red:
==> flow/design.v <==
module JAM (
input CLK,
input RST,
output reg [2:0] W,
output reg [2:0] J,
input [6:0] Cost,
output reg [3:0] MatchCount,
output reg [9:0] MinCost,
output reg Valid );
reg [5:0]state;
reg [2:0]num[0:7];
reg [4:0]ix;
reg [9:0]tempCost;
reg [4:0]changePoint;
reg [4:0]n;
reg [4:0]max_min_pos;
reg [4:0]max_min_value;
always @(posedge CLK or posedge RST) 
begin
    if(RST)
    begin
		  W <= 0;
		  J <= 0;
		  Valid <= 0;
		  num[0] <= 0;
		  num[1] <= 1;
		  num[2] <= 2;
		  num[3] <= 3;
		  num[4] <= 4;
		  num[5] <= 5;
		  num[6] <= 6;
		  num[7] <= 7;
		  state <= 0;
		  ix <= 1;
		  tempCost <= 0;
		  MatchCount <= 0;
		  MinCost <= 1023;
		  changePoint <= 0;
		  n <= 10;
		  max_min_pos <= 0;
		  max_min_value <= 10;
    end
    else 
    begin
		case(state)
			5'd0:
			begin
				if(ix > 8)
				begin
					if(tempCost < MinCost)
					begin
						MatchCount <= 1;
						MinCost <= tempCost;
					end
					else if(tempCost == MinCost)
					begin
						MatchCount <= MatchCount + 1;
					end
					ix <= 1;
					tempCost <= 0;
					state <= 1;
				end
				else if(ix == 8)
				begin
					tempCost <= tempCost + Cost;
					ix <= ix + 1;
				end
				else
				begin
					tempCost <= tempCost + Cost;
					W <= ix;
					J <= num[ix];
					ix <= ix + 1;
				end
			end
			5'd1:
			begin
				if(num[7] > num[6])
				begin
					num[6] <= num[7];
					num[7] <= num[6];
					state <= 0;
					W <= 0;
					J <= num[0];
				end
				else if(num[6] > num[5])
				begin
					 if(num[7] > num[5] && num[7] < num[6])
					 begin
						num[7] <= num[6];
						num[5] <= num[7];
						num[6] <= num[5];
						state <= 0;
						W <= 0;
						J <= num[0];
					 end
					 else
					 begin
						num[5] <= num[6];
						num[6] <= num[7];
						num[7] <= num[5];
						state <= 0;
						W <= 0;
						J <= num[0];
					 end
				end
				else if(num[5] > num[4])
				begin
						if(num[6] < num[4] && ((num[7] < num[4]) || num[5] < num[7]) )
						begin
							num[4] <= num[5];
							num[5] <= num[7];
							num[7] <= num[4];
						end
						else if(num[6] > num[4] && num[5] > num[6] && num[7] < num[4])
						begin
							num[4] <= num[6];
							num[5] <= num[7];
							num[6] <= num[4];
							num[7] <= num[5];
						end
						else if(num[7] > num[4] && num[7] < num[6] && num[7] < num[5])
						begin
							num[4] <= num[7];
							num[5] <= num[4];
							num[7] <= num[5];
						end
						state <= 0;
						W <= 0;
						J <= num[0];
				end
				else if(num[4] > num[3])
				begin
					changePoint <= 3;
					state <= 2;
					n <= 4;
				end
				else if(num[3] > num[2])
				begin
					changePoint <= 2;
					state <= 2;
					n <= 3;
				end
				else if(num[2] > num[1])
				begin
					changePoint <= 1;
					state <= 2;
					n <= 2;
				end
				else if(num[1] > num[0])
				begin
					changePoint <= 0;
					state <= 2;
					n <= 1;
				end
				else
					state <= 4;
			end
			5'd2:
			begin
				if(n >= 8)
				begin
					num[changePoint] <= num[max_min_pos];
					num[max_min_pos] <= num[changePoint];
					state <= 3;
					max_min_value <= 10;
				end
				else
				begin
					if(num[n] > num[changePoint] && num[n] < max_min_value)
					begin
						max_min_pos <= n;
						max_min_value <= num[n];
					end
					n <= n + 1;
				end
			end
			5'd3:
			begin
				if(changePoint == 4)
				begin
					num[5] <= num[7];
					num[7] <= num[5];
				end
				else if(changePoint == 3)
				begin
					num[4] <= num[7];
					num[5] <= num[6];
					num[6] <= num[5];
					num[7] <= num[4];
				end
				else if(changePoint == 2)
				begin
					num[3] <= num[7];
					num[4] <= num[6];
					num[6] <= num[4];
					num[7] <= num[3];
				end
				else if(changePoint == 1)
				begin
					num[2] <= num[7];
					num[3] <= num[6];
					num[4] <= num[5];
					num[5] <= num[4];
					num[6] <= num[3];
					num[7] <= num[2];
				end
				else if(changePoint == 0)
				begin
					num[1] <= num[7];
					num[2] <= num[6];
					num[3] <= num[5];
					num[5] <= num[3];
					num[6] <= num[2];
					num[7] <= num[1];
				end
					state <= 0;
					W <= 0;
					J <= num[0];
			end
			5'd4:
			begin
				Valid <= 1;
			end
		endcase
    end
end
endmodule
make LEC_CHECK=0 ABC_AREA=1 CAP_MARGIN=20 CORE_MARGIN=2 CORE_UTILIZATION=65 HOLD_SLACK_MARGIN=0.29 SLEW_MARGIN=20 finish   # period 2.42 ns
run.sh (not shown) runs the stock make flow with config.mk's settings and CLKGATE_MAP_FILE=.
red had finished all stages when the layout checks came back failing, citing negative setup slack.
Modified inputs, purple compared to red
Settings: putting CTS_CLUSTER_DIAMETER at 396 where nothing was set; clearing HOLD_SLACK_MARGIN, which used to be 0.29; swapping 65 for 64 in CORE_UTILIZATION; clearing ABC_AREA, which used to be 1; putting CTS_CLUSTER_SIZE at 100 where nothing was set; swapping 2.42 for 8.0 in the clock period (ns, I/O delays scaled along).
Findings:
- purple reached the end of the flow, and the finished layout is clean on the timing, DRC and antenna checks.
- Peak per-stage delay on the critical path for purple: 230 ps up relative to red
- purple against red: total die size went down, sequential share of cell area has increased, total net switching power dropped 0.51 mW.
- max_min_pos[2] as the worst setup path endpoint was reported by purple, and max_min_pos[1] by red.

---

// JAM: RTL as listed in full above, without the edits since
clock: 8.0 ns
lec_check: 0
cap_margin: 20
cell_pad_in_sites_detail_placement: 2
core_margin: 2
core_utilization: 40
gpl_routability_driven: 0
gpl_timing_driven: 0
slew_margin: 20
Rerun with:
Settings changed: CELL_PAD_IN_SITES_DETAIL_PLACEMENT 2 to unset, CELL_PAD_IN_SITES_GLOBAL_PLACEMENT set to 2, CORE_ASPECT_RATIO set to 1.04, CTS_CLUSTER_DIAMETER set to 392, CTS_CLUSTER_SIZE set to 99, GPL_ROUTABILITY_DRIVEN 0 to unset, GPL_TIMING_DRIVEN 0 to unset, PLACE_DENSITY_LB_ADDON set to 0.3, SETUP_SLACK_MARGIN set to -0.78.
After rerunning: The new run produced a clean layout; non-clock buffer count drops by 46; fmax climbs by about a fifth; setup slack gets better by 730 ps; area after synthesis does not change; total power drops slightly; via count drops by roughly a tenth; routed wire length drops by a quarter to a third; global-route usage drops by 11 points; synthesized cell count is unchanged; combinational power drops by roughly a tenth.
Rerun with:
Settings changed: ABC_AREA set to 1, CELL_PAD_IN_SITES_GLOBAL_PLACEMENT 2 to unset, CORE_ASPECT_RATIO 1.04 to unset, CORE_UTILIZATION 40 to 64, CTS_CLUSTER_DIAMETER 392 to 219, CTS_CLUSTER_SIZE 99 to 100, PLACE_DENSITY_LB_ADDON 0.3 to unset, SETUP_SLACK_MARGIN -0.78 to 1.88.
The changed run produced a clean layout.
Synthesized area goes up by 5.4%.
Utilization climbs by 26 points.
Cell area went up by 3.4%.
Clock power fell by 6.2%.
Critical path depth grows by 4.
Global-route usage is higher by 12 points.
Routed wire length came out lower by 2.5%.
Sequential share of layout area came out lower by 0.86 points.
Rerun with:
Settings changed: ABC_AREA 1 to unset, CELL_PAD_IN_SITES_GLOBAL_PLACEMENT set to 2, CORE_ASPECT_RATIO set to 0.5, CORE_UTILIZATION 64 to 40, CTS_CLUSTER_DIAMETER 219 to 194, CTS_CLUSTER_SIZE 100 to 99, PLACE_DENSITY_LB_ADDON set to 0.3, SETUP_SLACK_MARGIN 1.88 to -0.78, TNS_END_PERCENT set to 30.
The changed run passed the timing, DRC and antenna checks.
Area after synthesis drops by a few percent.
Final cell count shrinks by roughly a tenth.
Flip-flop count is unchanged.
Rerun with:
Settings changed: ABC_AREA set to 1, CAP_MARGIN 20 to 25, CELL_PAD_IN_SITES_DETAIL_PLACEMENT set to 2, CELL_PAD_IN_SITES_GLOBAL_PLACEMENT 2 to unset, CORE_ASPECT_RATIO 0.5 to unset, CTS_CLUSTER_DIAMETER 194 to unset, CTS_CLUSTER_SIZE 99 to 67, GPL_ROUTABILITY_DRIVEN set to 0, GPL_TIMING_DRIVEN set to 0, HOLD_SLACK_MARGIN set to 0.13, PLACE_DENSITY set to 0.55, PLACE_DENSITY_LB_ADDON 0.3 to unset, SETUP_SLACK_MARGIN -0.78 to unset, SLEW_MARGIN 20 to 25, TNS_END_PERCENT 30 to unset.
Routed wire length rises by 85%.
Die size rises by about 5%.
Global-route usage rose by 18 points.
Worst hold slack improved by 15 ps.
Cell count rose by 26%.
Synthesized area is higher by about 5.4%.
Register-to-register slack degrades by 500 ps.
Power is lower by about 0.3%.
Utilization went down by 0.36 points.
Sequential cell count does not change.
Setup slack loses 500 ps.
Rerun with:
Settings changed: ABC_AREA 1 to unset, CAP_MARGIN 25 to 20, CELL_PAD_IN_SITES_DETAIL_PLACEMENT 2 to unset, CELL_PAD_IN_SITES_GLOBAL_PLACEMENT set to 2, CTS_CLUSTER_DIAMETER set to 337, CTS_CLUSTER_SIZE 67 to 46, GPL_ROUTABILITY_DRIVEN 0 to unset, GPL_TIMING_DRIVEN 0 to unset, HOLD_SLACK_MARGIN 0.13 to unset, PLACE_DENSITY 0.55 to unset, SETUP_SLACK_MARGIN set to -0.78, SLEW_MARGIN 25 to 20.
Result: Die area falls by a few percent; cell count is lower by about a fifth; sequential power is about the same; worst setup slack gets better by 540 ps; global-route usage went down by 18 points; flip-flop count stays the same; power is about the same; utilization falls by 0.77 points; via count fell by a quarter to a third.

---

Setup of the baseline:
RTL: the design.v shown in full above, as it stands there.
make LEC_CHECK=0 ABC_AREA=1 CAP_MARGIN=20 CORE_MARGIN=2 CORE_UTILIZATION=64 CTS_CLUSTER_DIAMETER=191 CTS_CLUSTER_SIZE=100 SLEW_MARGIN=20 finish   # period 8.0 ns
Changes in the candidate relative to the baseline:
--- a/flow/config.mk
+++ b/flow/config.mk
@@ -6,9 +6,12 @@
 export NUM_CORES = 4
 export LEC_CHECK = 0
-export ABC_AREA = 1
 export CAP_MARGIN = 20
+export CELL_PAD_IN_SITES_GLOBAL_PLACEMENT = 2
+export CORE_ASPECT_RATIO = 1.04
 export CORE_MARGIN = 2
-export CORE_UTILIZATION = 64
-export CTS_CLUSTER_DIAMETER = 191
-export CTS_CLUSTER_SIZE = 100
+export CORE_UTILIZATION = 40
+export CTS_CLUSTER_DIAMETER = 367
+export CTS_CLUSTER_SIZE = 99
+export PLACE_DENSITY_LB_ADDON = 0.3
 export SLEW_MARGIN = 20
+export TNS_END_PERCENT = 25
[summary]
- Relative area change from synthesis to final layout (the candidate over the baseline): increase, 2.1 points
- Xor and xnor fraction of the mapped netlist area, the baseline and the candidate: smaller value in the baseline
- Compared with the baseline, the candidate ends up with less cell area.
- Compared with the baseline, in the candidate final wirelength shows an increase of 570 um; buffer and inverter count on the worst path fell 3.
- Per the comparison of the candidate with the baseline, shortest clock period the worst path allows after layout went up by 0.70 ns, non-clock buffer area fraction after layout went up by 0.52 points.
Power and IR drop assume default switching activity.
